[design/flow/config.mk]
export PLATFORM = sky130hd
export DESIGN_NAME = fifo
export DESIGN_NICKNAME = fifo
export VERILOG_FILES = /design/flow/design.v
export SDC_FILE = /design/flow/constraint.sdc
export NUM_CORES = 4
export LEC_CHECK = 0
export ABC_AREA = 1
export CAP_MARGIN = 20
export CELL_PAD_IN_SITES_GLOBAL_PLACEMENT = 0
export CORE_MARGIN = 3
export CORE_UTILIZATION = 59
export CTS_CLUSTER_SIZE = 84
export PLACE_DENSITY = 0.65
export SLEW_MARGIN = 40
export TNS_END_PERCENT = 90
[design/flow/constraint.sdc]
create_clock -name core_clock -period 3.62 [get_ports {clk}]
set_input_delay 0.7240 -clock core_clock [delete_from_list [all_inputs] [get_ports {clk}]]
set_output_delay 0.7240 -clock core_clock [all_outputs]
set_load 0.01 [all_outputs]
[design/flow/design.v]
module invert (input wire i, output wire o);
   assign o = !i;
endmodule
module and2 (input wire i0, i1, output wire o);
  assign o = i0 & i1;
endmodule
module or2 (input wire i0, i1, output wire o);
  assign o = i0 | i1;
endmodule
module xor2 (input wire i0, i1, output wire o);
  assign o = i0 ^ i1;
endmodule
module and3 (input wire i0, i1, i2, output wire o);
   wire t;
   and2 and2_0 (i0, i1, t);
   and2 and2_1 (i2, t, o);
endmodule
module or3 (input wire i0, i1, i2, output wire o);
   wire t;
   or2 or2_0 (i0, i1, t);
   or2 or2_1 (i2, t, o);
endmodule
module xor3 (input wire i0, i1, i2, output wire o);
   wire t;
   xor2 xor2_0 (i0, i1, t);
   xor2 xor2_1 (i2, t, o);
endmodule
module and5(input wire i0, i1, i2, i3, i4, output wire o);
  wire t1;
  and3 a1(i0,i1,i2,t1);
  and3 a2(i3,i4,t1,o);
endmodule
module or5(input wire i0, i1, i2, i3, i4, output wire o);
  wire t1;
  or3 o1(i0,i1,i2,t1);
  or3 o2(i3,i4,t1,o);
endmodule
module mux2 (input wire i0, i1, j, output wire o);
  assign o = (j==0)?i0:i1;
endmodule
module mux4 (input wire [0:3] i, input wire j1, j0, output wire o);
  wire  t0, t1;
  mux2 mux2_0 (i[0], i[1], j0, t0);
  mux2 mux2_1 (i[2], i[3], j0, t1);
  mux2 mux2_2 (t0, t1, j1, o);
endmodule
module mux8 (input wire [0:7] i, input wire j2, j1, j0, output wire o);
  wire  t0, t1;
  mux4 mux4_0 (i[0:3], j1, j0, t0);
  mux4 mux4_1 (i[4:7], j1, j0, t1);
  mux2 mux2_0 (t0, t1, j2, o);
endmodule
module mux16 (input wire [0:15] i, input wire j3, j2, j1, j0, output wire o);
  wire  t0, t1;
  mux8 mux8_0 (i[0:7], j2, j1, j0, t0);
  mux8 mux8_1 (i[8:15], j2, j1, j0, t1);
  mux2 mux2_0 (t0, t1, j3, o);
endmodule
module demux2 (input wire i, j, output wire o0, o1);
  assign o0 = (j==0)?i:1'b0;
  assign o1 = (j==1)?i:1'b0;
endmodule
module demux4 (input wire i, input wire j1, j0, output wire [0:3] o);
  wire  t0, t1;
  demux2 demux2_0 (i, j1, t0, t1);
  demux2 demux2_1 (t0, j0, o[0], o[1]);
  demux2 demux2_2 (t1, j0, o[2], o[3]);
endmodule
module demux8 (input wire i, j2, j1, j0, output wire [0:7] o);
  wire  t0, t1;
  demux2 demux2_0 (i, j2, t0, t1);
  demux4 demux4_0 (t0, j1, j0, o[0:3]);
  demux4 demux4_1 (t1, j1, j0, o[4:7]);
endmodule
module demux16 (input wire i, j3, j2, j1, j0, output wire [0:15] o);
  wire  t0, t1;
  demux2 demux2_0 (i, j3, t0, t1);
  demux8 demux4_0 (t0, j2, j1, j0, o[0:7]);
  demux8 demux4_1 (t1, j2, j1, j0, o[8:15]);
endmodule
module df (input wire clk, in, output wire out);
  reg df_out;
  always@(posedge clk) df_out <= in;
  assign out = df_out;
endmodule
module dfr (input wire clk, reset, in, output wire out);
  wire reset_, df_in;
  invert invert_0 (reset, reset_);
  and2 and2_0 (in, reset_, df_in);
  df df_0 (clk, df_in, out);
endmodule
module dfr16 (input wire clk,reset, input wire [15:0] in, output wire [15:0] out);
  dfr d0(clk,reset, in[0], out[0]);
  dfr d1(clk,reset, in[1], out[1]);
  dfr d2(clk,reset, in[2], out[2]);
  dfr d3(clk,reset, in[3], out[3]);
  dfr d4(clk,reset, in[4], out[4]);
  dfr d5(clk,reset, in[5], out[5]);
  dfr d6(clk,reset, in[6], out[6]);
  dfr d7(clk,reset, in[7], out[7]);
  dfr d8(clk,reset, in[8], out[8]);
  dfr d9(clk,reset, in[9], out[9]);
  dfr d10(clk,reset, in[10], out[10]);
  dfr d11(clk,reset, in[11], out[11]);
  dfr d12(clk,reset, in[12], out[12]);
  dfr d13(clk,reset, in[13], out[13]);
  dfr d14(clk,reset, in[14], out[14]);
  dfr d15(clk,reset, in[15], out[15]);
endmodule
module dfrl (input wire clk, reset, load, in, output wire out);
  wire _in;
  mux2 mux2_0(out, in, load, _in);
  dfr dfr_1(clk, reset, _in, out);
endmodule
module ha(input wire i0, i1, output wire sum, cout);
  xor2 _i0(i0, i1, sum);
  and2 _i1(i0, i1, cout);
endmodule
module fa (input wire i0, i1, cin, output wire sum, cout);
   wire t0, t1, t2;
   xor3 _i0 (i0, i1, cin, sum);
   and2 _i1 (i0, i1, t0);
   and2 _i2 (i1, cin, t1);
   and2 _i3 (cin, i0, t2);
   or3 _i4 (t0, t1, t2, cout);
endmodule
module addsub (input wire addsub, i0, i1, cin, output wire sumdiff, cout);
  wire t;
  fa _i0 (i0, t, cin, sumdiff, cout);
  xor2 _i1 (i1, addsub, t);
endmodule
module bin_counter(input wire clk, reset, in, output wire[3:0] out);
    wire[3:0] t0,t1;
    dfrl d0(clk,reset,in,t0[0],out[0]);
    dfrl d1(clk,reset,in,t0[1],out[1]);
    dfrl d2(clk,reset,in,t0[2],out[2]);
    dfrl d3(clk,reset,in,t0[3],out[3]);
    ha h0(out[0],in,t0[0],t1[0]);
    ha h1(out[1],t1[0],t0[1],t1[1]);
    ha h2(out[2],t1[1],t0[2],t1[2]);
    ha h3(out[3],t1[2],t0[3],t1[3]);
endmodule
module reg_file_slice (input wire clk, reset, wr, rd, input wire [3:0] rd_addr, wr_addr, input wire d_in, output wire d_out);
	wire [0:15] t1,t2;
	wire t3;
	demux16 dm1(wr, wr_addr[3], wr_addr[2], wr_addr[1], wr_addr[0], t1);
	dfrl d0 (clk,reset,t1[0] ,d_in,t2[0]);
	dfrl d1 (clk,reset,t1[1] ,d_in,t2[1]);
	dfrl d2 (clk,reset,t1[2] ,d_in,t2[2]);
	dfrl d3 (clk,reset,t1[3] ,d_in,t2[3]);
	dfrl d4 (clk,reset,t1[4] ,d_in,t2[4]);
	dfrl d5 (clk,reset,t1[5] ,d_in,t2[5]);
	dfrl d6 (clk,reset,t1[6] ,d_in,t2[6]);
	dfrl d7 (clk,reset,t1[7] ,d_in,t2[7]);
	dfrl d8 (clk,reset,t1[8] ,d_in,t2[8]);
	dfrl d9 (clk,reset,t1[9] ,d_in,t2[9]);
	dfrl d10(clk,reset,t1[10],d_in,t2[10]);
	dfrl d11(clk,reset,t1[11],d_in,t2[11]);
	dfrl d12(clk,reset,t1[12],d_in,t2[12]);
	dfrl d13(clk,reset,t1[13],d_in,t2[13]);
	dfrl d14(clk,reset,t1[14],d_in,t2[14]);
    dfrl d15(clk,reset,t1[15],d_in,t2[15]);
	mux16 m1(t2, rd_addr[3], rd_addr[2], rd_addr[1], rd_addr[0], t3);
	and2 a1(t3, rd, d_out);
endmodule
module full_empty(input wire[3:0] front,rear, output wire full, empty);
	wire [3:0] t,out;
	wire t1,t2;
	addsub as1(1, front[0], rear[0], 1, out[0], t[0]);
	addsub as2(1, front[1], rear[1], t[0], out[1], t[1]);
	addsub as3(1, front[2], rear[2], t[1], out[2], t[2]);
	addsub as4(1, front[3], rear[3], t[2], out[3], t[3]);
	invert i1(t[3],t1);
	and5 a1(out[0],out[1],out[2],out[3],1'b1,full);
	or5 o1(out[0],out[1],out[2],out[3],t1,t2);
	invert i2(t2,empty);
endmodule
module memory(input wire clk, reset, wr, rd, input wire[3:0] wr_addr, rd_addr, input wire[15:0] d_in, output wire[15:0] d_out);
	reg_file_slice r0 (clk,reset,wr,rd,rd_addr,wr_addr,d_in[0], d_out[0]);
	reg_file_slice r1 (clk,reset,wr,rd,rd_addr,wr_addr,d_in[1], d_out[1]);
	reg_file_slice r2 (clk,reset,wr,rd,rd_addr,wr_addr,d_in[2], d_out[2]);
	reg_file_slice r3 (clk,reset,wr,rd,rd_addr,wr_addr,d_in[3], d_out[3]);
	reg_file_slice r4 (clk,reset,wr,rd,rd_addr,wr_addr,d_in[4], d_out[4]);
	reg_file_slice r5 (clk,reset,wr,rd,rd_addr,wr_addr,d_in[5], d_out[5]);
	reg_file_slice r6 (clk,reset,wr,rd,rd_addr,wr_addr,d_in[6], d_out[6]);
	reg_file_slice r7 (clk,reset,wr,rd,rd_addr,wr_addr,d_in[7], d_out[7]);
	reg_file_slice r8 (clk,reset,wr,rd,rd_addr,wr_addr,d_in[8], d_out[8]);
	reg_file_slice r9 (clk,reset,wr,rd,rd_addr,wr_addr,d_in[9], d_out[9]);
	reg_file_slice r10(clk,reset,wr,rd,rd_addr,wr_addr,d_in[10],d_out[10]);
	reg_file_slice r11(clk,reset,wr,rd,rd_addr,wr_addr,d_in[11],d_out[11]);
	reg_file_slice r12(clk,reset,wr,rd,rd_addr,wr_addr,d_in[12],d_out[12]);
	reg_file_slice r13(clk,reset,wr,rd,rd_addr,wr_addr,d_in[13],d_out[13]);
	reg_file_slice r14(clk,reset,wr,rd,rd_addr,wr_addr,d_in[14],d_out[14]);
	reg_file_slice r15(clk,reset,wr,rd,rd_addr,wr_addr,d_in[15],d_out[15]);
endmodule
module fifo(input wire clk,reset,wr,rd, input wire[15:0] d_in, output wire full,empty, output wire[15:0] d_out);
	wire[3:0] front,rear;
	wire[15:0] t;
	wire front_inc,rear_inc,full_,empty_;
	full_empty f0(front,rear,full,empty);
	invert i0(full,full_);
	invert i1(empty,empty_);
	and2 a1(wr,full_,front_inc);
	bin_counter bc0(clk,reset,front_inc,front);
	and2 a2(rd,empty_,rear_inc);
	bin_counter bc1(clk,reset,rear_inc,rear);
	memory m0(clk, reset, front_inc, rear_inc, front, rear, d_in, t);
	dfr16 d0(clk, reset, t, d_out);
endmodule
[design/flow/run.sh]
#!/bin/bash
# the make line also repeats each setting of config.mk as NAME=value (left out here)
make -C /OpenROAD-flow-scripts/flow DESIGN_CONFIG=/design/flow/config.mk WORK_HOME=/design/flow/orfs CLKGATE_MAP_FILE= finish
==> results.cfg, run 1 <==
; implementation run metrics
[routing]
met1_length_um = 16950
ant_nets = 0
drc = 0
dr_wl_met3_um = 2524
drtPass1Iterations = 6
wl_met2_um = 17050
dr.max_layer_used = met4
routed_wl_um = 37430
drt_iter0_drc = 1225
drt-vias-per-instance = 5.677
n_antenna_cell = 0
vias = 13330
routedWlPerCell_um = 15.95

[pwr]
power.switching_mw = 2.874
p_sw_share_pct = 33.19
p_seq_mw = 3.27
p_total_mw = 8.660
largestPowerGroup = the clock network
p_per_area_nw_per_um2 = 567.8
sequentialPowerShare_pct = 37.8
comb_power_mw = 2.09
internal_power_mw = 5.786
ir_worst_vdd_v = 0.0007853
pwr-share-clk_pct = 38.1
p_leak_nw = 6.030
clk-power_mw = 3.30
p_comb_share_pct = 24.1

[synth]
ys_sh_mux_pct = 0
syn_area_per_cell_um2 = 6.600
topCellsByArea = dfxtp_1 40%, nand3_1 14%, nand2_1 14%
syn-num-nets = 2148
yosys.area.top_type = dfxtp_1
edf_count = 0
ys_sh_xor_pct = 0
synth.cell_area_um2 = 13980
yosysSeqAreaShare_pct = 40.10
synth_warnings = 6
synthFlopType = dfxtp_1
ys_chip_area_um2 = 13980
top_cell = nand2_1
ys_sh_adder_pct = 1.056
synth_cell_types = 21
async_flop_share_pct = 0
synth.ff_latch_count = 280
top_logic_kind = simple AND/OR/NAND/NOR gates
ys_cells = 2118
synth.top_cell.area_share_pct = 40.10
synthesis.instances = 2118
top_cells_by_count = 520 x nand2_1, 404 x nand3_1, 306 x a21oi_1
synth-compound-area-share_pct = 11.78
yosys.area_share.simple_pct = 37.27

[layout]
fin_cells = 2347
synthToLayoutAreaGrowth_pct = 9.094
fin_area_um2 = 15250
final_nets = 2039

[critical_path]
critPathMaxStageDelay_ps = 450
critPathLaunchType = register
critPathKind = register to output port
required_ps = 2900
crit_slowest_cell = fa_1
crit_family = adder cells
crit_arrival_ps = 2810
crit_chain = inv_6 -> ha_1 -> inv_1 -> fa_2 -> fa_2 -> inv_2 -> fa_1 -> nor2_2 -> nand2_2 -> inv_1 -> clkdlybuf4s15_2
cp-end-kind = output port
worstReg2RegEnd = m0.r4.d11.dfr_1.df_0.df_out$_DFF_P_
regToRegStartpoint = bc0.d0.dfr_1.df_0.df_out$_DFF_P_
worstRegToRegCells = 16
cp_num_buf_inv = 5
critPathLaunch = bc0.d0.dfr_1.df_0.df_out$_DFF_P_
worst-path-stages = 11
endpoint = full
rrSetupSlack_ps = 200
cp_max_fo = 2

[global_route]
grt_pass1_vias = 12290
gr-usage-all-layers_pct = 28.54
grt_pass1_wl_um = 62110
antenna_found_initial = 0
grt_max_degree = 147
gr-total-overflow = 0

[final_timing]
final_max_slew_viol_count = 0
period_needed_ps = 3531
slew_headroom_pct = 43.46
worstMarginPinSlew_ps = 847.3
finalHoldViolCount = 0
timing.final.ws_setup_ps = 89.43
timing.fmax_ghz = 0.2832
fin_worst_skew_ps = 13.71
whs_ps = 477.5
setup_viol = 0
finalClockPeriodUsage_pct = 97.53

[die]
coreArea_um2 = 22980
boundaryPins = 38
rows = 55
die_area_um2 = 25580
initial_core_util_pct = 60.82
die_y_um = 159.9
die_w_um = 159.9

[cts]
cts_tree = yes
clockRootBuffer = clkbuf_16
cts_buffers = 31
cts_sinks = 280
postCtsHoldBufs = 0
clockBufferDepth = 3
htreeDepth = 1
path_clk_slew_ps = 60
clkLatencyLatePin_ps = 580

[placement]
place_hpwl_um = 18500
port_buffers = 37
place.gp.congestion = 0.7534
placedInstanceArea_um2 = 14110
post-place-ws_ps = 223.1
place_inst = 2286

[flow_run]
warning_count = 39
drv_cap = 0

[min_path]
hold_class = register to register
hp-start = m0.r2.d12.dfr_1.df_0.df_out$_DFF_P_
worstHoldPathCells = 2
whs_endpoint = m0.r2.d12.dfr_1.df_0.df_out$_DFF_P_

[status]
status = complete, no violations
==> repair_timing <==
action	4_1_cts	5_1_grt
setup endpoints to repair	2	2
gates cloned	0	0
pin swaps	2	2
gates resized	4	5
setup buffers	1	1
==> layout make-up <==
class,count,area [µm²]
Inverter,50,198.9
Fill cell,2185,7734
Multi-Input combinational cell,1573,7022
Clock buffer,46,963.4
Sequential cell,280,5615
Timing Repair Buffer,73,930.9
Clock inverter,12,128.9
Tap cell,313,391.6
==> through the flow <==
| stage | setup TNS (ps) | utilization [%] |
|---|---|---|
| after floorplan | 0 | - |
| after global placement | 0 | 60.79 |
| after detailed placement | 0 | 61.37 |
| after CTS | -13.96 | 66.16 |
| after global routing | -111.3 | 66.35 |
| final | 0 | 66.35 |
==> per-layer routing <==
layer | vias up | track usage, %
li1 | 6696 | -
met1 | 6133 | 38.38
met2 | 424 | 48.03
met3 | 72 | 4.047
met4 | 0 | 8.245
met5 | - | 0
==> run 2: changes to the inputs <==
CAP_MARGIN = 25   (was 20)
CELL_PAD_IN_SITES_DETAIL_PLACEMENT = 1   (was not set)
CELL_PAD_IN_SITES_GLOBAL_PLACEMENT = not set   (was 0)
CORE_ASPECT_RATIO = 1.82   (was not set)
CORE_MARGIN = 4   (was 3)
CORE_UTILIZATION = 40   (was 59)
CTS_CLUSTER_SIZE = 44   (was 84)
GPL_TIMING_DRIVEN = 1   (was not set)
MAX_ROUTING_LAYER = met5   (was not set)
PLACE_DENSITY = 0.6   (was 0.65)
SLEW_MARGIN = 35   (was 40)
TNS_END_PERCENT = 60   (was 90)
clock period = 5.0 ns   (was 3.62 ns; I/O delays follow)
==> run 2 against run 1 <==
  * Global-route usage down 6.1 points
  * Clock skew down 6.2 ps
  * Routed wire length increased by 17%
  * Non-clock buffer count shrank 11
  * Critical path type unchanged
  * Largest cell class unchanged
  * Largest power group is now registers
==> results.cfg, run 2 <==
; implementation run metrics
[final_timing]
fin_worst_skew_ps = 7.482
final_max_slew_viol_count = 0
slew_headroom_pct = 41.17
timing.fmax_ghz = 0.2084
worstMarginPinSlew_ps = 882.4
period_needed_ps = 4799
timing.final.ws_setup_ps = 200.6
fin_setup_tns_ps = 0
finalClockPeriodUsage_pct = 95.99
rsz0062_at_grt = false
finalHoldViolCount = 0
setup_viol = 0

[synth]
syn_area_per_cell_um2 = 6.600
ys_sh_adder_pct = 1.056
edf_count = 0
synthFlopType = dfxtp_1
async_flop_share_pct = 0
synthesis.instances = 2118
top_cell = nand2_1
synth.cell_area_um2 = 13980
syn-num-nets = 2148
top_logic_kind = simple AND/OR/NAND/NOR gates
synth.top_cell.area_share_pct = 40.10
top_cells_by_count = 520 x nand2_1, 404 x nand3_1, 306 x a21oi_1
ys_sh_xor_pct = 0
synth-compound-area-share_pct = 11.78
topCellsByArea = dfxtp_1 40%, nand3_1 14%, nand2_1 14%
synth.ff_latch_count = 280
ys_sh_mux_pct = 0
ys_cells = 2118
yosysSeqAreaShare_pct = 40.10
yosys.area.top_type = dfxtp_1
ys_chip_area_um2 = 13980
synth_warnings = 6
synth_cell_types = 21
yosys.area_share.simple_pct = 37.27

[pwr]
comb_power_mw = 1.47
p_total_mw = 5.937
power.switching_mw = 2.086
internal_power_mw = 3.850
sequentialPowerShare_pct = 40.6
p_per_area_nw_per_um2 = 399.4
p_sw_share_pct = 35.14
pwr-share-clk_pct = 34.6
p_comb_share_pct = 24.8
largestPowerGroup = registers
clk-power_mw = 2.05
p_leak_nw = 5.782
p_seq_mw = 2.41
ir_worst_vdd_v = 0.0002445

[critical_path]
endpoint = full
regToRegStartpoint = bc0.d0.dfr_1.df_0.df_out$_DFF_P_
required_ps = 4000
worst-path-stages = 11
critPathMaxStageDelay_ps = 530
crit_arrival_ps = 3800
crit_slowest_cell = clkdlybuf4s50_1
critPathLaunch = bc0.d0.dfr_1.df_0.df_out$_DFF_P_
cp_max_fo = 46
rrSetupSlack_ps = 910
worstReg2RegEnd = m0.r8.d4.dfr_1.df_0.df_out$_DFF_P_
cp-end-kind = output port
worstRegToRegCells = 15
critPathKind = register to output port
crit_family = adder cells
crit_chain = inv_6 -> ha_1 -> inv_1 -> fa_1 -> fa_1 -> inv_1 -> fa_1 -> nor2_1 -> nand2_2 -> inv_1 -> clkdlybuf4s50_1
critPathLaunchType = register
cp_num_buf_inv = 5

[cts]
htreeDepth = 1
post_cts_buffers = 0
clkLatencyLatePin_ps = 560
post_cts_resized = 0
cts_sinks = 280
cts_tree = yes
path_clk_slew_ps = 60
clockRootBuffer = clkbuf_16
clockBufferDepth = 3
cts_buffers = 28
postCtsHoldBufs = 0

[global_route]
gr-usage-all-layers_pct = 22.42
antenna_found_initial = 0
grt_pass1_vias = 14200
gr-total-overflow = 0
grt_max_degree = 226
grt_pass1_wl_um = 71520

[routing]
drtPass1Iterations = 4
ant_nets = 0
routed_wl_um = 43640
drt-vias-per-instance = 5.693
drc = 0
vias = 13850
routedWlPerCell_um = 17.94
n_antenna_cell = 0
drt_iter0_drc = 798

[die]
boundaryPins = 38
die_y_um = 260.2
initial_core_util_pct = 40.48
coreArea_um2 = 34530
die_area_um2 = 38140
die_w_um = 146.6
rows = 92

[flow_run]
drv_cap = 0
warning_count = 31

[placement]
place_hpwl_um = 22970
place_inst = 2387
port_buffers = 37
place.gp.congestion = 0.7446
post-place-ws_ps = 795.4

[min_path]
worstHoldPathCells = 2
hold_class = register to register
hp-start = m0.r1.d7.dfr_1.df_0.df_out$_DFF_P_
whs_endpoint = m0.r1.d7.dfr_1.df_0.df_out$_DFF_P_

[status]
status = complete, no violations

[layout]
fin_cells = 2432
synthToLayoutAreaGrowth_pct = 6.337
final_nets = 2025
==> run 2: layout make-up <==
class	instances	area [µm²]
well taps	423	529.3
flip-flops and latches	280	5615
multi-input cells	1573	7022
clock buffers	36	812.0
fillers	4546	19670
clock inverters	8	48.80
repair buffers	62	639.4
inverters	50	198.9
==> run 2: per-layer routing <==
layer	vias to the layer above	wire length [µm]	track usage, %
li1	6637	-	-
met1	6928	18450	26.05
met2	197	22510	42.31
met3	83	1266	2.127
met4	0	1408	8.216
met5	-	0	0
==> run 2: per-stage QoR <==
stage	instance area [µm²]	hold WS [ps]	utilization, %
finish	14870	479.6	43.05
global route	14870	502.4	43.05
CTS	14830	484.1	42.96
detailed placement	13970	468.6	40.46
global placement	13960	460.6	40.42
floorplan	13980	451.9	-
==> run 3: changes to the inputs <==
ABC_AREA = not set   (was 1)
CAP_MARGIN = 20   (was 25)
CELL_PAD_IN_SITES_GLOBAL_PLACEMENT = 3   (was not set)
CORE_ASPECT_RATIO = 1.07   (was 1.82)
CORE_MARGIN = 2   (was 4)
CORE_UTILIZATION = 24   (was 40)
CTS_CLUSTER_SIZE = not set   (was 44)
GPL_TIMING_DRIVEN = not set   (was 1)
MAX_ROUTING_LAYER = not set   (was met5)
PLACE_DENSITY = not set   (was 0.6)
PLACE_DENSITY_LB_ADDON = 0.03   (was not set)
SLEW_MARGIN = 20   (was 35)
clock period = 7.03 ns   (was 5.0 ns; I/O delays follow)
==> run 3 against run 2 <==
  * Register-to-register slack better by 2100 ps
  * Sequential share of layout area up 2.1 points
  * Worst setup slack better by 1200 ps
  * Synthesized cell count down 34%
  * Non-clock buffer count down 7
  * First-iteration DRC count down 46%
  * Clock skew up 1.1 ps
  * Cell count down 17%
  * Worst hold slack worse by 29 ps
  * Sequential power down 31%
  * Global-route usage down 4.5 points
  * Via count down 31%
  * Critical path type unchanged
==> results.cfg, run 3 <==
; implementation run metrics
[status]
status = complete, no violations

[global_route]
grt_pass1_vias = 9959
gr-usage-all-layers_pct = 17.88
antenna_found_initial = 1
gr-total-overflow = 0
grt_pass1_wl_um = 69040
grt_max_degree = 177

[synth]
synth_warnings = 6
ys_cells = 1399
yosys.area.top_type = dfxtp_1
synth_cell_types = 35
syn-num-nets = 1429
synthesis.instances = 1399
synth.top_cell.area_share_pct = 45.82
synth-compound-area-share_pct = 11.77
syn_area_per_cell_um2 = 8.745
top_logic_kind = simple AND/OR/NAND/NOR gates
ys_chip_area_um2 = 12230
synth.cell_area_um2 = 12230
ys_sh_xor_pct = 0.1432
async_flop_share_pct = 0
ys_sh_mux_pct = 14.40
yosysSeqAreaShare_pct = 45.82
topCellsByArea = dfxtp_1 46%, nand2_1 16%, mux4_2 12%
yosys.area_share.simple_pct = 19.81
ys_sh_adder_pct = 1.207
top_cell = nand2_1
synth.ff_latch_count = 280
top_cells_by_count = 520 x nand2_1, 280 x dfxtp_1, 253 x a21oi_1
synthFlopType = dfxtp_1
edf_count = 0

[routing]
vias = 9486
n_antenna_cell = 0
drtPass1Iterations = 4
routedWlPerCell_um = 22.81
drc = 0
ant_nets = 0
drt_iter0_drc = 431
drt-vias-per-instance = 4.689
routed_wl_um = 46140

[critical_path]
crit_arrival_ps = 4180
endpoint = full
cp_num_buf_inv = 5
critPathLaunch = bc1.d0.dfr_1.df_0.df_out$_DFF_P_
critPathLaunchType = register
worstRegToRegCells = 11
crit_slowest_cell = clkdlybuf4s50_1
crit_family = adder cells
critPathKind = register to output port
worst-path-stages = 10
critPathMaxStageDelay_ps = 640
required_ps = 5620
cp-end-kind = output port
worstReg2RegEnd = d0.d9.df_0.df_out$_DFF_P_
crit_chain = ha_1 -> inv_1 -> fa_1 -> fa_1 -> inv_1 -> fa_1 -> nand4bb_1 -> buf_4 -> inv_2 -> clkdlybuf4s50_1
rrSetupSlack_ps = 3040
regToRegStartpoint = bc1.d0.dfr_1.df_0.df_out$_DFF_P_
cp_common_cell = fa_1
cp_max_fo = 27

[min_path]
hold_class = register to register
whs_endpoint = m0.r7.d3.dfr_1.df_0.df_out$_DFF_P_
hp-start = m0.r7.d3.dfr_1.df_0.df_out$_DFF_P_
worstHoldPathCells = 2

[final_timing]
fin_worst_skew_ps = 8.539
whs_ps = 450.3
timing.fmax_ghz = 0.1789
rsz0062_at_grt = false
final_max_slew_viol_count = 0
fin_setup_tns_ps = 0
finalHoldViolCount = 0
slew_headroom_pct = 27.18
setup_viol = 0
period_needed_ps = 5590
worstMarginPinSlew_ps = 1092
finalClockPeriodUsage_pct = 79.52

[pwr]
p_sw_share_pct = 26.27
p_per_area_nw_per_um2 = 286.7
comb_power_uw = 432
p_comb_share_pct = 10.7
ir_worst_vdd_v = 0.0001204
largestPowerGroup = the clock network
p_leak_nw = 4.459
sequentialPowerShare_pct = 41.1
p_seq_mw = 1.66
pwr-share-clk_pct = 48.1
internal_power_mw = 2.973
power.switching_mw = 1.059
clk-power_mw = 1.94

[die]
die_w_um = 222.3
rows = 85
coreArea_um2 = 50300
die_area_um2 = 52800
die_y_um = 237.5
initial_core_util_pct = 24.32
boundaryPins = 38

[layout]
final_nets = 1380
synthToLayoutAreaGrowth_pct = 14.97
fillers = 5790

[cts]
cts_tree = yes
htreeDepth = 2
path_clk_slew_ps = 50
post_cts_buffers = 0
clockRootBuffer = clkbuf_16
clkLatencyLatePin_ps = 550
cts_buffers = 38
clockBufferDepth = 3
postCtsHoldBufs = 0
cts_sinks = 280
post_cts_resized = 0

[flow_run]
drv_cap = 0
warning_count = 28

[placement]
place.gp.congestion = 0.6634
port_buffers = 37
place_hpwl_um = 26120
-- run 3: final cells by class --
class	count	area (µm²)	area share, %
inverters	9	33.78	0.2402
clock buffers	58	1191	8.468
multi-input cells	966	5831	41.45
flip-flops and latches	280	5614	39.91
well taps	652	815.8	5.800
clock inverters	3	43.79	0.3113
repair buffers	55	536.8	3.816
-- run 3: metal layers --
layer | vias up | track usage, % | routed length (µm)
li1 | 4575 | - | -
met4 | 2 | 4.505 | 955
met2 | 120 | 29.70 | 21620
met5 | - | 0 | 13
met1 | 4735 | 24.29 | 22190
met3 | 54 | 2.744 | 1359
-- run 3: per-stage QoR --
| stage | std cells | power [mW] | area [µm²] | utilization (%) | setup slack, ps |
|---|---|---|---|---|---|
| after global placement | 1960 | 2.143 | 12760 | 25.37 | 1975 |
| after CTS | 2022 | 4.141 | 14040 | 27.91 | 1351 |
| after floorplan | 1399 | 1.980 | 12230 | - | 2734 |
| after global routing | 2023 | 4.218 | 14070 | 27.96 | 1211 |
| final | 2023 | 4.032 | 14070 | 27.96 | 1440 |
| after detailed placement | 1961 | 2.146 | 12810 | 25.46 | 1969 |
==> run 4: changes to the inputs <==
CAP_MARGIN = 15   (was 20)
CELL_PAD_IN_SITES_DETAIL_PLACEMENT = not set   (was 1)
CELL_PAD_IN_SITES_GLOBAL_PLACEMENT = not set   (was 3)
CORE_ASPECT_RATIO = not set   (was 1.07)
CORE_UTILIZATION = 72   (was 24)
CTS_CLUSTER_DIAMETER = 29   (was not set)
PLACE_DENSITY_LB_ADDON = 0.25   (was 0.03)
SETUP_SLACK_MARGIN = 0.33   (was not set)
TNS_END_PERCENT = not set   (was 60)
clock period = 3.0 ns   (was 7.03 ns; I/O delays follow)
==> run 4 against run 3 <==
  * The run now fails in clock tree synthesis (4_1_cts)
  * Area after synthesis unchanged
  * Synthesized cell count unchanged
  * Die area fell by 66%
==> results.cfg, run 4 <==
; generated from flow reports
[synth]
synth_warnings = 6
synth_cell_types = 35
top_cells_by_count = 520 x nand2_1, 280 x dfxtp_1, 253 x a21oi_1
syn-num-nets = 1429
syn_area_per_cell_um2 = 8.745
ys_sh_adder_pct = 1.207
synth.top_cell.area_share_pct = 45.82
synthFlopType = dfxtp_1
edf_count = 0
ys_sh_mux_pct = 14.40
top_logic_kind = simple AND/OR/NAND/NOR gates
yosys.area_share.simple_pct = 19.81
yosysSeqAreaShare_pct = 45.82
async_flop_share_pct = 0
ys_sh_xor_pct = 0.1432
yosys.area.top_type = dfxtp_1
synth.cell_area_um2 = 12230
topCellsByArea = dfxtp_1 46%, nand2_1 16%, mux4_2 12%
synth.ff_latch_count = 280
top_cell = nand2_1
synth-compound-area-share_pct = 11.77
synthesis.instances = 1399
ys_cells = 1399
ys_chip_area_um2 = 12230

[die]
die_y_um = 134.4
die_w_um = 134.4
rows = 47
coreArea_um2 = 16580
initial_core_util_pct = 73.77
boundaryPins = 38
die_area_um2 = 18050

[placement]
port_buffers = 37
placedInstanceArea_um2 = 13000
place_hpwl_um = 19210
place.gp.congestion = 0.8269
place_inst = 1564
post-place-ws_ps = -292.9

[status]
error = [ERROR DPL-0038] Utilization greater than 100%, impossible to legalize
status = did not finish
lastStage = clock tree synthesis (4_1_cts)
run 4: per-stage QoR:
stage	setup TNS (ps)	util (%)
2_1_floorplan	-6580	-
3_3_place_gp	-539.7	78.41
3_5_place_dp	-1548	78.41
==> run 5: changes to the inputs <==
CAP_MARGIN = 20   (was 15)
CORE_UTILIZATION = 40   (was 72)
CTS_CLUSTER_DIAMETER = not set   (was 29)
PLACE_DENSITY = 0.6   (was not set)
PLACE_DENSITY_LB_ADDON = not set   (was 0.25)
SETUP_SLACK_MARGIN = not set   (was 0.33)
clock period = 6.87 ns   (was 3.0 ns; I/O delays follow)
==> run 5 against run 4 <==
  * The run now finishes clean
  * Die area increased by 77%
  * Area after synthesis unchanged
  * Synthesized cell count unchanged
==> results.cfg, run 5 <==
; implementation run metrics
[routing]
drt-vias-per-instance = 5.413
drt_iter0_drc = 795
vias = 9467
n_antenna_cell = 0
routedWlPerCell_um = 19.11
drtPass1Iterations = 6
ant_nets = 0
drc = 0
routed_wl_um = 33430

[synth]
top_cells_by_count = 520 x nand2_1, 280 x dfxtp_1, 253 x a21oi_1
yosys.area_share.simple_pct = 19.81
top_cell = nand2_1
synth_cell_types = 35
top_logic_kind = simple AND/OR/NAND/NOR gates
synth-compound-area-share_pct = 11.77
ys_sh_mux_pct = 14.40
synth_warnings = 6
synth.cell_area_um2 = 12230
synthesis.instances = 1399
syn-num-nets = 1429
synthFlopType = dfxtp_1
yosys.area.top_type = dfxtp_1
ys_sh_xor_pct = 0.1432
ys_chip_area_um2 = 12230
ys_cells = 1399
synth.ff_latch_count = 280
topCellsByArea = dfxtp_1 46%, nand2_1 16%, mux4_2 12%
yosysSeqAreaShare_pct = 45.82
async_flop_share_pct = 0
edf_count = 0
syn_area_per_cell_um2 = 8.745
synth.top_cell.area_share_pct = 45.82
ys_sh_adder_pct = 1.207

[placement]
port_buffers = 37
place.gp.congestion = 0.7590
place_hpwl_um = 18830

[min_path]
hp-start = m0.r2.d11.dfr_1.df_0.df_out$_DFF_P_
whs_endpoint = m0.r2.d11.dfr_1.df_0.df_out$_DFF_P_
worstHoldPathCells = 2
hold_class = register to register

[final_timing]
period_needed_ps = 5429
timing.fmax_ghz = 0.1842
setup_viol = 0
worstMarginPinSlew_ps = 1046
finalHoldViolCount = 0
fin_worst_skew_ps = 12.59
whs_ps = 449.8
fin_setup_tns_ps = 0
rsz0062_at_grt = false
finalClockPeriodUsage_pct = 79.03
slew_headroom_pct = 30.06
final_max_slew_viol_count = 0

[cts]
path_clk_slew_ps = 60
clkLatencyLatePin_ps = 560
postCtsHoldBufs = 0
clockRootBuffer = clkbuf_16
cts_buffers = 30
post_cts_resized = 0
cts_sinks = 280
htreeDepth = 1
clockBufferDepth = 3
post_cts_buffers = 0
cts_tree = yes

[layout]
combGateArea_um2 = 5791
final_nets = 1360
fillers = 2939
seqCellArea_um2 = 5614
synthToLayoutAreaGrowth_pct = 8.877

[global_route]
grt_pass1_wl_um = 52760
grt_pass1_vias = 9172
gr-usage-all-layers_pct = 21.37
grt_max_degree = 126
antenna_found_initial = 0
gr-total-overflow = 0

[critical_path]
crit_arrival_ps = 4060
critPathKind = register to output port
worstReg2RegEnd = d0.d0.df_0.df_out$_DFF_P_
cp_common_cell = fa_1
critPathMaxStageDelay_ps = 650
worstRegToRegCells = 10
critPathLaunch = bc1.d1.dfr_1.df_0.df_out$_DFF_P_
critPathLaunchType = register
crit_chain = inv_1 -> fa_1 -> fa_1 -> inv_1 -> fa_1 -> nand4bb_1 -> buf_4 -> inv_2 -> clkdlybuf4s50_1
endpoint = full
worst-path-stages = 9
crit_family = buffers and inverters
required_ps = 5500
cp_num_buf_inv = 5
cp_max_fo = 27
regToRegStartpoint = bc1.d1.dfr_1.df_0.df_out$_DFF_P_
rrSetupSlack_ps = 2980
crit_slowest_cell = clkdlybuf4s50_1
cp-end-kind = output port

[pwr]
p_leak_nw = 4.251
largestPowerGroup = registers
clk-power_mw = 1.58
p_comb_share_pct = 11.8
ir_worst_vdd_v = 0.0002081
p_seq_mw = 1.67
internal_power_mw = 2.718
comb_power_uw = 433
power.switching_uw = 965.9
sequentialPowerShare_pct = 45.4
pwr-share-clk_pct = 42.9
p_sw_share_pct = 26.22
p_per_area_nw_per_um2 = 276.6

[die]
die_y_um = 178.9
rows = 64
initial_core_util_pct = 40.31
coreArea_um2 = 30350
die_area_um2 = 32000
die_w_um = 178.9
boundaryPins = 38

[flow_run]
warning_count = 28
drv_cap = 0

[status]
status = complete, no violations
## run 5: layer usage
layer  up-vias  track usage [%]  part of all wire, %
met4         0            5.217                  2.3
met1      4584            30.28                   45
met5         -                0                    0
li1       4538                -                    -
met3        58            3.011                  6.2
met2       287            34.39                   46
## run 5: through the flow
| stage | util [%] | cell area, µm² | setup WS, ps | power (mW) | instances |
|---|---|---|---|---|---|
| floorplan | - | 12230 | 2606 | 2.026 | 1399 |
| global placement | 40.70 | 12350 | 2068 | 2.134 | 1694 |
| detailed placement | 40.70 | 12350 | 1999 | 2.140 | 1694 |
| CTS | 43.89 | 13320 | 1408 | 3.710 | 1749 |
| global route | 43.89 | 13320 | 1255 | 3.806 | 1749 |
| finish | 43.89 | 13320 | 1441 | 3.684 | 1749 |
## run 5: area by class of cell
cell class / instances / share of cell area, %
multi-input combinational: 966 / 43.47
sequential: 280 / 42.15
clock buffer: 42 / 6.669
tap: 396 / 3.720
timing repair buffer: 43 / 3.147
clock inverter: 13 / 0.5918
inverter: 9 / 0.2536
==> run 6: changes to the inputs <==
ABC_AREA = 1   (was not set)
CORE_UTILIZATION = 69   (was 40)
CTS_CLUSTER_SIZE = 32   (was not set)
HOLD_SLACK_MARGIN = 0.29   (was not set)
PLACE_DENSITY = not set   (was 0.6)
SETUP_SLACK_MARGIN = 0.56   (was not set)
clock period = 2.79 ns   (was 6.87 ns; I/O delays follow)
==> run 6 against run 5 <==
  * The run now fails in global routing (5_1_grt)
  * Die area fell by 33%
  * Synthesized cell count rose by 51%
  * Area after synthesis rose by 14%
==> results.cfg, run 6 <==
; generated from flow reports
[die]
die_w_um = 146.3
die_area_um2 = 21420
initial_core_util_pct = 69.76
die_y_um = 146.3
boundaryPins = 38
coreArea_um2 = 20040
rows = 52

[synth]
synthesis.instances = 2118
synth_warnings = 6
syn_area_per_cell_um2 = 6.600
ys_sh_adder_pct = 1.056
syn-num-nets = 2148
ys_sh_mux_pct = 0
ys_sh_xor_pct = 0
synth-compound-area-share_pct = 11.78
ys_cells = 2118
topCellsByArea = dfxtp_1 40%, nand3_1 14%, nand2_1 14%
top_cell = nand2_1
synth_cell_types = 21
yosysSeqAreaShare_pct = 40.10
top_cells_by_count = 520 x nand2_1, 404 x nand3_1, 306 x a21oi_1
async_flop_share_pct = 0
ys_chip_area_um2 = 13980
synthFlopType = dfxtp_1
synth.ff_latch_count = 280
top_logic_kind = simple AND/OR/NAND/NOR gates
synth.cell_area_um2 = 13980
edf_count = 0
yosys.area.top_type = dfxtp_1
synth.top_cell.area_share_pct = 40.10
yosys.area_share.simple_pct = 37.27

[cts]
htreeDepth = 1
cts_sinks = 280
clockRootBuffer = clkbuf_16
clockBufferDepth = 3
cts_buffers = 29

[placement]
post-place-ws_ps = -371.5
place_inst = 2269
place_hpwl_um = 21020
port_buffers = 37
place.gp.congestion = 0.7915

[status]
status = did not finish
error = [ERROR GRT-0232] Routing congestion too high. Check the congestion heatmap in the GUI.
lastStage = global routing (5_1_grt)

[global_route]
gr-total-overflow = 1410
gr-usage-all-layers_pct = 101.1
## run 6: timing repair
action,4_1_cts
gates cloned,27
setup endpoints to repair,282
resized,76
setup buffers,28
hold buffers,0
pin swaps,28
## run 6: per-layer routing
layer / track usage (%) / GRT overflow
met2: 120.3 / 921
met1: 95.35 / 85
met3: 84.25 / 55
met4: 109.4 / 331
met5: 67.05 / 18
## run 6: per-stage QoR
| stage | hold slack [ps] | instance area (µm²) |
|---|---|---|
| detailed placement | 461.2 | 15280 |
| floorplan | 445.9 | 15090 |
| global placement | 452.2 | 15280 |
| CTS | 474.9 | 17410 |
==> run 7: changes to the inputs <==
ABC_AREA = 0   (was 1)
CAP_MARGIN = 10   (was 20)
CELL_PAD_IN_SITES_GLOBAL_PLACEMENT = 0   (was not set)
CORE_UTILIZATION = 72   (was 69)
CTS_CLUSTER_DIAMETER = 363   (was not set)
CTS_CLUSTER_SIZE = 22   (was 32)
PLACE_DENSITY = 0.65   (was not set)
SETUP_SLACK_MARGIN = -0.25   (was 0.56)
TNS_END_PERCENT = 90   (was not set)
clock period = 2.77 ns   (was 2.79 ns; I/O delays follow)
==> run 7 against run 6 <==
  * Now fails the layout checks on setup timing
  * Area after synthesis fell by 12%
  * Die area fell by 16%
  * Synthesized cell count fell by 34%
==> results.cfg, run 7 <==
; implementation run metrics
[pwr]
p_sw_share_pct = 26.52
clk-power_mw = 2.40
p_leak_nw = 4.446
internal_power_mw = 5.769
p_seq_mw = 4.12
power.switching_mw = 2.082
largestPowerGroup = registers
p_per_area_nw_per_um2 = 575.8
comb_power_mw = 1.33
ir_worst_vdd_v = 0.0005815
p_total_mw = 7.851
p_comb_share_pct = 17.0
sequentialPowerShare_pct = 52.4
pwr-share-clk_pct = 30.6

[die]
rows = 47
die_area_um2 = 18050
die_w_um = 134.4
initial_core_util_pct = 73.77
boundaryPins = 38
coreArea_um2 = 16580
die_y_um = 134.4

[layout]
final_nets = 1408
utilization_pct = 82.22
fin_cells = 1599
synthToLayoutAreaGrowth_pct = 11.44

[synth]
yosysSeqAreaShare_pct = 45.82
synth.cell_area_um2 = 12230
yosys.area_share.simple_pct = 19.81
ys_cells = 1399
yosys.area.top_type = dfxtp_1
topCellsByArea = dfxtp_1 46%, nand2_1 16%, mux4_2 12%
synth.top_cell.area_share_pct = 45.82
async_flop_share_pct = 0
syn_area_per_cell_um2 = 8.745
synthesis.instances = 1399
top_logic_kind = simple AND/OR/NAND/NOR gates
synthFlopType = dfxtp_1
syn-num-nets = 1429
synth_warnings = 6
synth.ff_latch_count = 280
top_cell = nand2_1
ys_sh_mux_pct = 14.40
ys_sh_adder_pct = 1.207
ys_sh_xor_pct = 0.1432
synth_cell_types = 35
synth-compound-area-share_pct = 11.77
edf_count = 0
top_cells_by_count = 520 x nand2_1, 280 x dfxtp_1, 253 x a21oi_1
ys_chip_area_um2 = 12230

[status]
status = finished with violations
so.violations = setup timing

[placement]
port_buffers = 37
place_inst = 1578
place.gp.congestion = 0.8286
place_hpwl_um = 19740

[critical_path]
critPathLaunchType = register
crit_family = adder cells
critPathKind = register to output port
rrSetupSlack_ps = -410
critPathMaxStageDelay_ps = 430
critPathLaunch = bc0.d0.dfr_1.df_0.df_out$_DFF_P_
cp_common_cell = inv_2
worstReg2RegEnd = bc0.d2.dfr_1.df_0.df_out$_DFF_P_
cp-end-kind = output port
endpoint = full
crit_slowest_cell = fa_1
crit_chain = inv_2 -> ha_4 -> inv_2 -> fa_2 -> fa_2 -> inv_2 -> fa_1 -> nand4bb_4 -> inv_2 -> buf_6
required_ps = 2220
crit_arrival_ps = 2660
cp_max_fo = 2
worstRegToRegCells = 16
worst-path-stages = 10
cp_num_buf_inv = 5
regToRegStartpoint = bc0.d0.dfr_1.df_0.df_out$_DFF_P_

[final_timing]
timing.final.ws_setup_ps = -447.9
slew_headroom_pct = 31.49
rsz0062_at_grt = true
period_needed_ps = 3218
finalClockPeriodUsage_pct = 116.2
timing.fmax_ghz = 0.3108
final_max_slew_viol_count = 0
finalHoldViolCount = 0
fin_setup_tns_ps = -37250
fin_worst_skew_ps = 12.40
worstMarginPinSlew_ps = 1028
setup_viol = 281

[min_path]
whs_endpoint = m0.r15.d4.dfr_1.df_0.df_out$_DFF_P_
worstHoldPathCells = 2
hp-start = m0.r15.d4.dfr_1.df_0.df_out$_DFF_P_
hold_class = register to register

[global_route]
antenna_found_initial = 0
gr-total-overflow = 0
grt_pass1_wl_um = 50840
gr-usage-all-layers_pct = 35.87
grt_pass1_vias = 9713
grt_max_degree = 151

[routing]
drt_iter0_drc = 1017
routed_wl_um = 32400
drtPass1Iterations = 5
routedWlPerCell_um = 20.26
vias = 10000
drt-vias-per-instance = 6.255
drc = 0
ant_nets = 0
n_antenna_cell = 0

[cts]
postCtsHoldBufs = 0
cts_sinks = 280
cts_tree = yes
clockBufferDepth = 3
htreeDepth = 1
cts_buffers = 16
clockRootBuffer = clkbuf_16
path_clk_slew_ps = 90
clkLatencyLatePin_ps = 500

[flow_run]
drv_cap = 0
warning_count = 33
-- run 7: per-stage QoR --
stage | setup WS (ps) | hold WS (ps) | cell area [µm²]
floorplan | -551.0 | 433.1 | 12470
global placement | -397.2 | 438.0 | 13100
detailed placement | -500.0 | 443.5 | 13100
CTS | -430.0 | 455.5 | 13600
global route | -522.6 | 472.0 | 13630
finish | -447.9 | 455.4 | 13630
-- run 7: routing by layer --
metal  part of all wire (%)  vias to the layer above  GRT usage (%)
met3                    8.5                       61          4.951
li1                       -                     4621              -
met1                     40                     4884          48.13
met2                     50                      435          61.20
met4                    2.1                        0          10.41
met5                      0                        -              0
-- run 7: what timing repair did --
action | CTS | global route
gates resized | 17 | 6
setup endpoints to repair | 6 | 147
hold endpoints to repair | 0 | 0
buffers inserted | 3 | 2
pin swaps | 6 | 1
-- run 7: area by class of cell --
class,instances,area (µm²)
multi-input combinational,966,5984
sequential,280,5615
fill,1059,2949
timing repair buffer,105,1285
clock buffer,18,429.2
tap,220,275.3
inverter,9,36.28
clock inverter,1,8.758
==> run 8: changes to the inputs <==
ABC_AREA = 1   (was 0)
CAP_MARGIN = 20   (was 10)
CELL_PAD_IN_SITES_GLOBAL_PLACEMENT = not set   (was 0)
CTS_CLUSTER_DIAMETER = 371   (was 363)
CTS_CLUSTER_SIZE = 10   (was 22)
HOLD_SLACK_MARGIN = not set   (was 0.29)
PLACE_DENSITY = 0.6   (was 0.65)
SETUP_SLACK_MARGIN = -0.24   (was -0.25)
TNS_END_PERCENT = not set   (was 90)
clock period = 2.41 ns   (was 2.77 ns; I/O delays follow)
==> run 8 against run 7 <==
  * The flow now stops in global routing (5_1_grt)
  * Synthesized cell count increased by 51%
  * Area after synthesis increased by 14%
  * Die area grew 14%
==> results.cfg, run 8 <==
; generated from flow reports
[synth]
async_flop_share_pct = 0
ys_chip_area_um2 = 13980
yosys.area.top_type = dfxtp_1
synth_warnings = 6
edf_count = 0
syn_area_per_cell_um2 = 6.600
ys_sh_xor_pct = 0
ys_sh_adder_pct = 1.056
synth_cell_types = 21
synth-compound-area-share_pct = 11.78
top_cell = nand2_1
syn-num-nets = 2148
ys_cells = 2118
yosysSeqAreaShare_pct = 40.10
topCellsByArea = dfxtp_1 40%, nand3_1 14%, nand2_1 14%
synthesis.instances = 2118
synthFlopType = dfxtp_1
top_cells_by_count = 520 x nand2_1, 404 x nand3_1, 306 x a21oi_1
yosys.area_share.simple_pct = 37.27
synth.ff_latch_count = 280
top_logic_kind = simple AND/OR/NAND/NOR gates
synth.top_cell.area_share_pct = 40.10
ys_sh_mux_pct = 0
synth.cell_area_um2 = 13980

[die]
coreArea_um2 = 18890
die_y_um = 143.3
initial_core_util_pct = 73.99
boundaryPins = 38
rows = 50
die_w_um = 143.3
die_area_um2 = 20550

[status]
status = did not finish
error = [ERROR DPL-0038] Utilization greater than 100%, impossible to legalize
lastStage = global routing (5_1_grt)

[placement]
place.gp.congestion = 0.8269
place_hpwl_um = 21280
post-place-ws_ps = -779.1
port_buffers = 37

[cts]
clockBufferDepth = 3
cts_sinks = 280
htreeDepth = 1
postCtsHoldBufs = 0
cts_buffers = 31
clockRootBuffer = clkbuf_16
run 8: timing repair:
action | 4_1_cts
gates resized | 98
setup endpoints to repair | 272
hold endpoints to repair | 0
pin swaps | 66
gates cloned | 28
setup buffers | 32
run 8: per-stage QoR:
stage	total power, mW	area (µm²)	instances	hold WS (ps)
after CTS	12.56	17400	2357	477.7
after detailed placement	8.387	15250	2265	464.2
after global placement	8.305	15250	2265	451.8
after floorplan	7.522	15090	2118	445.9
==> run 9: changes to the inputs <==
ABC_AREA = not set   (was 1)
CORE_UTILIZATION = 71   (was 72)
CTS_CLUSTER_DIAMETER = not set   (was 371)
CTS_CLUSTER_SIZE = 36   (was 10)
PLACE_DENSITY = 0.65   (was 0.6)
SETUP_SLACK_MARGIN = not set   (was -0.24)
clock period = 4.14 ns   (was 2.41 ns; I/O delays follow)
==> run 9 against run 8 <==
  * Now clean on timing, DRC and antenna
  * Area after synthesis is 12% lower
  * Synthesized cell count is 34% lower
  * Die area is 11% lower
==> results.cfg, run 9 <==
; implementation run metrics
[cts]
clockRootBuffer = clkbuf_16
path_clk_slew_ps = 60
cts_sinks = 280
clkLatencyLatePin_ps = 540
cts_buffers = 28
cts_tree = yes
htreeDepth = 1
clockBufferDepth = 3

[critical_path]
worstReg2RegEnd = m0.r10.d2.dfr_1.df_0.df_out$_DFF_P_
regToRegStartpoint = bc0.d0.dfr_1.df_0.df_out$_DFF_P_
crit_arrival_ps = 3200
endpoint = full
critPathLaunch = bc0.d0.dfr_1.df_0.df_out$_DFF_P_
critPathLaunchType = register
required_ps = 3310
worstRegToRegCells = 12
worst-path-stages = 10
cp-end-kind = output port
cp_max_fo = 2
cp_num_buf_inv = 5
rrSetupSlack_ps = 720
crit_chain = inv_1 -> ha_1 -> inv_1 -> fa_1 -> fa_1 -> inv_1 -> fa_1 -> nand4bb_4 -> inv_2 -> clkdlybuf4s50_1
crit_family = adder cells
critPathKind = register to output port
crit_slowest_cell = clkdlybuf4s50_1
critPathMaxStageDelay_ps = 520

[pwr]
p_sw_share_pct = 25.15
p_comb_share_pct = 12.4
ir_worst_vdd_v = 0.0004024
p_total_mw = 6.063
sequentialPowerShare_pct = 45.5
p_seq_mw = 2.76
internal_power_mw = 4.538
comb_power_uw = 751
p_leak_nw = 4.297
p_per_area_nw_per_um2 = 460.5
pwr-share-clk_pct = 42.1
power.switching_mw = 1.525
clk-power_mw = 2.56
largestPowerGroup = registers

[die]
die_area_um2 = 18300
die_w_um = 135.3
boundaryPins = 38
initial_core_util_pct = 73.25
coreArea_um2 = 16700
die_y_um = 135.3
rows = 47

[routing]
vias = 9789
n_antenna_cell = 0
drc = 0
drt-vias-per-instance = 6.199
routed_wl_um = 31800
ant_nets = 0
drt_iter0_drc = 868
drtPass1Iterations = 5
routedWlPerCell_um = 20.14

[synth]
synth.cell_area_um2 = 12230
syn_area_per_cell_um2 = 8.745
yosysSeqAreaShare_pct = 45.82
synth.ff_latch_count = 280
synthesis.instances = 1399
yosys.area_share.simple_pct = 19.81
top_logic_kind = simple AND/OR/NAND/NOR gates
top_cell = nand2_1
top_cells_by_count = 520 x nand2_1, 280 x dfxtp_1, 253 x a21oi_1
synthFlopType = dfxtp_1
syn-num-nets = 1429
synth_cell_types = 35
async_flop_share_pct = 0
yosys.area.top_type = dfxtp_1
synth-compound-area-share_pct = 11.77
edf_count = 0
ys_sh_mux_pct = 14.40
synth.top_cell.area_share_pct = 45.82
synth_warnings = 6
ys_sh_xor_pct = 0.1432
ys_cells = 1399
topCellsByArea = dfxtp_1 46%, nand2_1 16%, mux4_2 12%
ys_chip_area_um2 = 12230
ys_sh_adder_pct = 1.207

[global_route]
grt_max_degree = 181
grt_pass1_vias = 9377
gr-total-overflow = 0
antenna_found_initial = 0
grt_pass1_wl_um = 49490
gr-usage-all-layers_pct = 34.92

[flow_run]
drv_cap = 0
warning_count = 30

[min_path]
hold_class = register to register
whs_endpoint = m0.r4.d6.dfr_1.df_0.df_out$_DFF_P_
hp-start = m0.r4.d6.dfr_1.df_0.df_out$_DFF_P_
worstHoldPathCells = 2

[layout]
utilization_pct = 78.83
fillers = 1130
synthToLayoutAreaGrowth_pct = 7.609
seqCellArea_um2 = 5614
combGateArea_um2 = 5807
final_nets = 1367

[final_timing]
period_needed_ps = 4026
rsz0062_at_grt = false
fin_setup_tns_ps = 0
setup_viol = 0
final_max_slew_viol_count = 0
timing.fmax_ghz = 0.2484
finalHoldViolCount = 0
whs_ps = 450.1
worstMarginPinSlew_ps = 984.6
finalClockPeriodUsage_pct = 97.25
timing.final.ws_setup_ps = 113.8
slew_headroom_pct = 34.36
fin_worst_skew_ps = 7.436

[placement]
port_buffers = 37
place.gp.congestion = 0.8534
post-place-ws_ps = 549.9
place_hpwl_um = 17730

[status]
status = complete, no violations
-- run 9: per-layer routing --
layer	track usage, %	share of wire [%]	vias up
met5	0	0	-
met4	11.86	2.7	0
met3	7.295	8.7	90
met2	58.80	49	415
met1	45.23	40	4726
li1	-	-	4558
-- run 9: layout make-up --
| type | count | area share (%) |
|---|---|---|
| sequential | 280 | 42.64 |
| multi-input combinational | 966 | 44.11 |
| clock buffer | 47 | 6.710 |
| timing repair buffer | 52 | 3.792 |
| inverter | 9 | 0.2566 |
| tap | 220 | 2.091 |
| clock inverter | 5 | 0.3992 |
-- run 9: timing repair --
item,in CTS,in global routing
endpoints found under the setup margin,1,1
pin swaps,0,1
hold buffers,0,0
hold endpoints to repair,0,0
setup buffers,1,0
gates resized,0,1
-- run 9: per-stage QoR --
stage	std cells	cell area, µm²
3_5_place_dp	1526	12210
3_3_place_gp	1526	12210
6_report	1579	13170
5_1_grt	1579	13170
4_1_cts	1579	13150
2_1_floorplan	1399	12230
==> run 10: changes to the inputs <==
ABC_AREA = 1   (was not set)
CELL_PAD_IN_SITES_GLOBAL_PLACEMENT = 0   (was not set)
CORE_MARGIN = 3   (was 2)
CORE_UTILIZATION = 50   (was 71)
CTS_CLUSTER_SIZE = 84   (was 36)
GPL_ROUTABILITY_DRIVEN = 0   (was not set)
PLACE_DENSITY = 0.95   (was 0.65)
SLEW_MARGIN = 40   (was 20)
TNS_END_PERCENT = 90   (was not set)
clock period = 4.95 ns   (was 4.14 ns; I/O delays follow)
==> run 10 against run 9 <==
  * Sequential share of layout area shrank 4.7 points
  * Utilization shrank 25 points
  * Synthesized cell count grew 51%
  * Non-clock buffer count grew 11
  * Worst hold slack gained 30 ps
  * Sequential power shrank 12%
  * Cell count grew 51%
  * Global-route usage shrank 12 points
  * Flip-flop count is the same
  * Clock-buffer cell count shrank 2
  * Combinational power grew 89%
  * Critical path type unchanged
  * Critical endpoint unchanged
==> results.cfg, run 10 <==
; implementation run metrics
[critical_path]
critPathLaunch = bc0.d0.dfr_1.df_0.df_out$_DFF_P_
crit_family = adder cells
required_ps = 3960
worst-path-stages = 11
regToRegStartpoint = bc0.d0.dfr_1.df_0.df_out$_DFF_P_
crit_chain = inv_8 -> ha_1 -> inv_1 -> fa_1 -> fa_1 -> inv_1 -> fa_1 -> nor2_1 -> nand2_2 -> inv_1 -> clkdlybuf4s50_1
endpoint = full
cp-end-kind = output port
crit_arrival_ps = 3770
critPathLaunchType = register
worstReg2RegEnd = m0.r6.d14.dfr_1.df_0.df_out$_DFF_P_
worstRegToRegCells = 15
cp_num_buf_inv = 5
rrSetupSlack_ps = 760
crit_slowest_cell = dfxtp_4
cp_max_fo = 66
critPathKind = register to output port
critPathMaxStageDelay_ps = 550

[synth]
top_logic_kind = simple AND/OR/NAND/NOR gates
topCellsByArea = dfxtp_1 40%, nand3_1 14%, nand2_1 14%
synth_warnings = 6
ys_cells = 2118
ys_sh_mux_pct = 0
ys_sh_xor_pct = 0
yosys.area.top_type = dfxtp_1
synth-compound-area-share_pct = 11.78
yosys.area_share.simple_pct = 37.27
async_flop_share_pct = 0
synth.top_cell.area_share_pct = 40.10
yosysSeqAreaShare_pct = 40.10
ys_chip_area_um2 = 13980
top_cells_by_count = 520 x nand2_1, 404 x nand3_1, 306 x a21oi_1
synth_cell_types = 21
synth.cell_area_um2 = 13980
edf_count = 0
synth.ff_latch_count = 280
synthesis.instances = 2118
top_cell = nand2_1
synthFlopType = dfxtp_1
ys_sh_adder_pct = 1.056
syn_area_per_cell_um2 = 6.600
syn-num-nets = 2148

[flow_run]
warning_count = 32
drv_cap = 0

[cts]
clkLatencyLatePin_ps = 540
clockRootBuffer = clkbuf_16
htreeDepth = 1
clockBufferDepth = 3
postCtsHoldBufs = 0
path_clk_slew_ps = 60
cts_buffers = 29
cts_sinks = 280
cts_tree = yes

[global_route]
gr-total-overflow = 0
grt_pass1_vias = 12570
gr-usage-all-layers_pct = 22.98
grt_max_degree = 141
grt_pass1_wl_um = 59870
antenna_found_initial = 1

[routing]
drc = 0
vias = 13760
drt_iter0_drc = 1855
drtPass1Iterations = 7
drt-vias-per-instance = 5.763
routedWlPerCell_um = 15.23
ant_nets = 0
routed_wl_um = 36360

[status]
status = complete, no violations

[final_timing]
fin_setup_tns_ps = 0
finalHoldViolCount = 0
period_needed_ps = 4757
worstMarginPinSlew_ps = 900.8
fin_worst_skew_ps = 11.10
whs_ps = 479.9
slew_headroom_pct = 39.94
timing.fmax_ghz = 0.2102
final_max_slew_viol_count = 0
rsz0062_at_grt = false
finalClockPeriodUsage_pct = 96.10
setup_viol = 0

[pwr]
p_comb_share_pct = 24.0
p_sw_share_pct = 33.33
power.switching_mw = 1.970
p_per_area_nw_per_um2 = 399.5
p_seq_mw = 2.42
sequentialPowerShare_pct = 40.9
pwr-share-clk_pct = 35.1
internal_power_mw = 3.942
comb_power_mw = 1.42
p_leak_nw = 5.784
clk-power_mw = 2.07
ir_worst_vdd_v = 0.0002439
largestPowerGroup = registers

[min_path]
hp-start = m0.r8.d7.dfr_1.df_0.df_out$_DFF_P_
hold_class = register to register
worstHoldPathCells = 2
whs_endpoint = m0.r8.d7.dfr_1.df_0.df_out$_DFF_P_

[die]
die_w_um = 173.2
boundaryPins = 38
die_area_um2 = 30000
initial_core_util_pct = 51.30
coreArea_um2 = 27250
die_y_um = 173.2
rows = 60

[placement]
place_hpwl_um = 18410
port_buffers = 37
placedInstanceArea_um2 = 13890

[layout]
synthToLayoutAreaGrowth_pct = 5.871
utilization_pct = 54.31
fin_area_um2 = 14800
final_nets = 2027
fillers = 2434
run 10: layout make-up:
type | count | area (µm²) | share of cell area (%)
Tap cell | 372 | 465.4 | 3.145
Multi-Input combinational cell | 1573 | 7019 | 47.43
Inverter | 50 | 202.7 | 1.370
Sequential cell | 280 | 5615 | 37.94
Clock inverter | 3 | 40.04 | 0.2705
Antenna cell | 1 | 2.502 | 0.01691
Clock buffer | 45 | 845.8 | 5.715
Timing Repair Buffer | 63 | 609.3 | 4.117
run 10: timing repair:
item,in CTS,in global routing
gates resized,0,1
endpoints found under the setup margin,0,1
buffers inserted,0,0
run 10: metrics by stage:
step | setup slack [ps] | power, mW | std cells
detailed placement | 709.8 | 3.833 | 2338
global route | 34.01 | 6.166 | 2387
finish | 193.2 | 5.912 | 2387
global placement | 724.2 | 3.799 | 2338
floorplan | 1274 | 3.518 | 2118
CTS | 130.2 | 5.891 | 2386
run 10: per-layer routing:
layer / GRT usage [%] / part of all wire (%) / vias up
met5: 0 / 0 / -
met4: 11.49 / 4.4 / 0
met3: 3.176 / 10 / 142
met1: 29.00 / 39 / 6187
met2: 38.63 / 46 / 774
li1: - / - / 6654
==> run 11: changes to the inputs <==
ABC_AREA = 0   (was 1)
CAP_MARGIN = 40   (was 20)
CELL_PAD_IN_SITES_GLOBAL_PLACEMENT = not set   (was 0)
CORE_ASPECT_RATIO = 0.55   (was not set)
CORE_MARGIN = 2   (was 3)
CORE_UTILIZATION = 36   (was 50)
CTS_CLUSTER_SIZE = not set   (was 84)
GPL_ROUTABILITY_DRIVEN = not set   (was 0)
GPL_TIMING_DRIVEN = 0   (was not set)
PLACE_DENSITY = 0.78   (was 0.95)
SLEW_MARGIN = 20   (was 40)
TNS_END_PERCENT = not set   (was 90)
clock period = 6.0 ns   (was 4.95 ns; I/O delays follow)
==> run 11 against run 10 <==
  * Highest routed layer unchanged
  * Critical path depth is 2 higher
  * Largest cell class unchanged
  * Still clean on timing, DRC and antenna
  * Worst hold slack worse by 25 ps
  * Non-clock buffer count is 102 higher
  * Combinational power is 58% lower
==> results.cfg, run 11 <==
; implementation run metrics
[critical_path]
rrSetupSlack_ps = 1480
worstReg2RegEnd = m0.r2.d3.dfr_1.df_0.df_out$_DFF_P_
worstRegToRegCells = 15
crit_arrival_ps = 4660
crit_slowest_cell = clkdlybuf4s50_1
required_ps = 4800
endpoint = full
critPathLaunch = bc1.d1.dfr_1.df_0.df_out$_DFF_P_
crit_chain = buf_4 -> buf_4 -> buf_2 -> inv_1 -> fa_1 -> fa_1 -> inv_1 -> fa_1 -> nand4bb_1 -> buf_4 -> inv_2 -> buf_6 -> clkdlybuf4s50_1
cp_max_fo = 10
critPathKind = register to output port
cp-end-kind = output port
cp_num_buf_inv = 9
critPathMaxStageDelay_ps = 590
critPathLaunchType = register
worst-path-stages = 13
crit_family = buffers and inverters
regToRegStartpoint = bc1.d1.dfr_1.df_0.df_out$_DFF_P_

[status]
status = complete, no violations

[cts]
cts_buffers = 25
cts_sinks = 280
clockRootBuffer = clkbuf_16
post_cts_buffers = 0
cts_tree = yes
clkLatencyLatePin_ps = 560
path_clk_slew_ps = 70
postCtsHoldBufs = 0
clockBufferDepth = 3
htreeDepth = 1
post_cts_resized = 0

[routing]
drc = 0
n_antenna_cell = 0
drt_iter0_drc = 2024
ant_nets = 0
routed_wl_um = 42590
drtPass1Iterations = 6
vias = 11040
routedWlPerCell_um = 22.43
drt-vias-per-instance = 5.813

[global_route]
gr-total-overflow = 0
grt_max_degree = 17
antenna_found_initial = 0
grt_pass1_wl_um = 62720
grt_pass1_vias = 10260
gr-usage-all-layers_pct = 23.47

[synth]
ys_sh_xor_pct = 0.1432
ys_cells = 1399
edf_count = 0
synth.ff_latch_count = 280
synth-compound-area-share_pct = 11.77
yosys.area_share.simple_pct = 19.81
topCellsByArea = dfxtp_1 46%, nand2_1 16%, mux4_2 12%
async_flop_share_pct = 0
syn_area_per_cell_um2 = 8.745
syn-num-nets = 1429
top_cell = nand2_1
synthFlopType = dfxtp_1
synth_warnings = 6
synth_cell_types = 35
ys_sh_mux_pct = 14.40
synth.top_cell.area_share_pct = 45.82
synth.cell_area_um2 = 12230
yosys.area.top_type = dfxtp_1
top_cells_by_count = 520 x nand2_1, 280 x dfxtp_1, 253 x a21oi_1
yosysSeqAreaShare_pct = 45.82
top_logic_kind = simple AND/OR/NAND/NOR gates
synthesis.instances = 1399
ys_chip_area_um2 = 12230
ys_sh_adder_pct = 1.207

[layout]
final_nets = 1477
synthToLayoutAreaGrowth_pct = 13.17
fillers = 3110
fin_area_um2 = 13850

[pwr]
power.switching_mw = 1.159
clk-power_mw = 1.72
p_leak_nw = 4.605
comb_power_uw = 599
largestPowerGroup = registers
ir_worst_vdd_v = 0.0001626
p_comb_share_pct = 14.2
p_per_area_nw_per_um2 = 305.1
pwr-share-clk_pct = 40.8
p_sw_share_pct = 27.44
p_seq_mw = 1.90
sequentialPowerShare_pct = 45.0
internal_power_mw = 3.065

[min_path]
worstHoldPathCells = 2
whs_endpoint = m0.r10.d5.dfr_1.df_0.df_out$_DFF_P_
hp-start = m0.r10.d5.dfr_1.df_0.df_out$_DFF_P_
hold_class = register to register

[final_timing]
setup_viol = 0
timing.fmax_ghz = 0.1708
finalClockPeriodUsage_pct = 97.61
fin_setup_tns_ps = 0
finalHoldViolCount = 0
worstMarginPinSlew_ps = 938.6
slew_headroom_pct = 37.43
final_max_slew_viol_count = 0
rsz0062_at_grt = false
period_needed_ps = 5856
fin_worst_skew_ps = 16.23

[flow_run]
warning_count = 26
drv_cap = 0

[placement]
port_buffers = 21
place_hpwl_um = 30520
place.gp.congestion = 0.9864
placedInstanceArea_um2 = 12990

[die]
die_w_um = 252.6
coreArea_um2 = 33050
die_area_um2 = 35540
rows = 49
initial_core_util_pct = 37.02
die_y_um = 140.7
boundaryPins = 38
==> run 11: metal layers <==
metal  wire [µm]  vias to the layer above  global-route usage (%)
met5           0                        -                       0
li1            -                     4777                       -
met2       16450                      908                   31.98
met1       17050                     5266                   33.71
met4         930                        0                   4.516
met3        8160                       88                   10.82
==> run 11: area by class of cell <==
type	instances	area [µm²]	area share [%]
buffer	144	804.5	5.811
clock buffer	34	709.4	5.124
clock inverter	12	150.1	1.084
inverter	9	33.78	0.2440
multi-input combinational	966	5791	41.82
sequential	280	5605	40.48
tap	433	541.8	3.913
timing repair buffer	21	210.2	1.518
==> run 11: through the flow <==
step | total power, mW | std cells | setup slack [ps] | utilization, % | hold slack, ps
6_report | 4.224 | 1899 | 143.6 | 41.90 | 454.5
5_1_grt | 4.330 | 1899 | 5.761 | 41.90 | 462.6
4_1_cts | 4.201 | 1899 | 162.5 | 41.90 | 453.1
3_5_place_dp | 2.523 | 1853 | 750.8 | 39.30 | 443.3
3_3_place_gp | 2.509 | 1853 | 780.5 | 39.30 | 437.9
2_1_floorplan | 2.320 | 1399 | 1910 | - | 433.1
Power is estimated from default activity; no workload was simulated.
